run A:
// microprocessor
module microprocessor #(parameter N = 8, ROM_addressBits = 6, RF_addressBits = 3) (
  input  logic                           clk             ,
  input  logic                           rst_n           ,
  input  logic [ 3+2*(RF_addressBits):0] ROM_data        ,
  input  logic [                  N-1:0] SRAM_data       ,
  output logic                           overflowPC      ,
  output logic                           ROM_readEnable  ,
  output logic                           SRAM_readEnable ,
  output logic                           SRAM_writeEnable,
  output logic [    ROM_addressBits-1:0] ROM_address     ,
  output logic [(2**RF_addressBits)-1:0] SRAM_address    ,
  output logic [                  N-1:0] SRAM_data_in
);
Size: ~99 flip-flops.
export LEC_CHECK = 0
export ABC_AREA = 0
export CAP_MARGIN = 20
export CELL_PAD_IN_SITES_DETAIL_PLACEMENT = 0
export CORE_ASPECT_RATIO = 0.5
export CORE_MARGIN = 2
export CORE_UTILIZATION = 71
export CTS_CLUSTER_DIAMETER = 59
export PLACE_DENSITY_LB_ADDON = 0.13
export SLEW_MARGIN = 20
create_clock -name core_clock -period 9.41 [get_ports {clk}]
run.sh (not shown) runs the stock make flow with config.mk's settings and CLKGATE_MAP_FILE=.
--- input diff run A..run B ---
# run A
export LEC_CHECK = 0
export ABC_AREA = 0
export CAP_MARGIN = 20
export CELL_PAD_IN_SITES_DETAIL_PLACEMENT = 0
export CORE_ASPECT_RATIO = 0.5
export CORE_MARGIN = 2
export CORE_UTILIZATION = 71
export CTS_CLUSTER_DIAMETER = 59
export PLACE_DENSITY_LB_ADDON = 0.13
export SLEW_MARGIN = 20
create_clock -name core_clock -period 9.41 [get_ports {clk}]
# run B
export LEC_CHECK = 0
export ABC_AREA = 0
export CAP_MARGIN = 20
export CELL_PAD_IN_SITES_DETAIL_PLACEMENT = 0
export CORE_MARGIN = 2
export CORE_UTILIZATION = 51
export CTS_CLUSTER_DIAMETER = 207
export CTS_CLUSTER_SIZE = 97
export PLACE_DENSITY = 0.35
export SLEW_MARGIN = 20
export TNS_END_PERCENT = 20
create_clock -name core_clock -period 9.41 [get_ports {clk}]
--- outcome ---
- Having completed the whole flow, run B delivered a layout that passed the timing, DRC and antenna checks.
- Sequential power sits lower in run B than in run A.
- Between run A and run B, non-clock buffer count is lower for run A, run B comes in above that.
- Run B consumes less power than run A does.
- Run B ends up with a area added between synthesis and finish that is 1.3 points higher than in run A.
- Between run A and run B, the flow reports final RePlAce weighted congestion decreasing by a few percent.
- First-iteration DRC count sits lower in run B than in run A.
- The finished layout cell area in run B sits about 1.2% above the value recorded for run A.
- Comparing cell depth of the worst flop-to-flop path for run A and run B, the smaller number came from run B.
- Maximum clock frequency was higher in the run labelled run B.
- First element of the critical path = ROM_data[6]: run A; first element of the critical path = ROM_data[9]: run B
- Detailed-route via count | run B below run A
- Run B: global-route usage 8.5 points below run A
diff inputs: run B => run C
# run B
export LEC_CHECK = 0
export ABC_AREA = 0
export CAP_MARGIN = 20
export CELL_PAD_IN_SITES_DETAIL_PLACEMENT = 0
export CORE_MARGIN = 2
export CORE_UTILIZATION = 51
export CTS_CLUSTER_DIAMETER = 207
export CTS_CLUSTER_SIZE = 97
export PLACE_DENSITY = 0.35
export SLEW_MARGIN = 20
export TNS_END_PERCENT = 20
create_clock -name core_clock -period 9.41 [get_ports {clk}]
# run C
export LEC_CHECK = 0
export CAP_MARGIN = 20
export CORE_MARGIN = 2
export CORE_UTILIZATION = 40
export SLEW_MARGIN = 20
create_clock -name core_clock -period 6.0 [get_ports {clk}]
Findings:
[run C] worst slew margin relative to its limit fell 5.6 points relative to run B
Across both runs, total power was higher for run C than for run B.
Diff run B..run C | met2 wirelength from detailed routing | negligible
Sequential share of layout area: run C vs run B down 1.6 points
Setup changes, run C to run D
# run C
export LEC_CHECK = 0
export CAP_MARGIN = 20
export CORE_MARGIN = 2
export CORE_UTILIZATION = 40
export SLEW_MARGIN = 20
create_clock -name core_clock -period 6.0 [get_ports {clk}]
# run D
export LEC_CHECK = 0
export CAP_MARGIN = 20
export CELL_PAD_IN_SITES_DETAIL_PLACEMENT = 0
export CORE_ASPECT_RATIO = 0.5
export CORE_MARGIN = 8
export CORE_UTILIZATION = 40
export CTS_CLUSTER_DIAMETER = 372
export CTS_CLUSTER_SIZE = 94
export HOLD_SLACK_MARGIN = -0.09
export PLACE_DENSITY_LB_ADDON = 0.01
export SLEW_MARGIN = 20
export TNS_END_PERCENT = 15
create_clock -name core_clock -period 6.0 [get_ports {clk}]
Results
- Overall die area ends up higher on run D.
- Run D | stages: all done | timing, DRC, antenna: all pass
- Comparing sequential power for run C and run D, the bigger number came from run D.
- Worst hold slack in run D is 0.033 ns above run C.
- Diff run D..run C | utilization | negligible
Power is estimated from default activity; no workload was simulated.
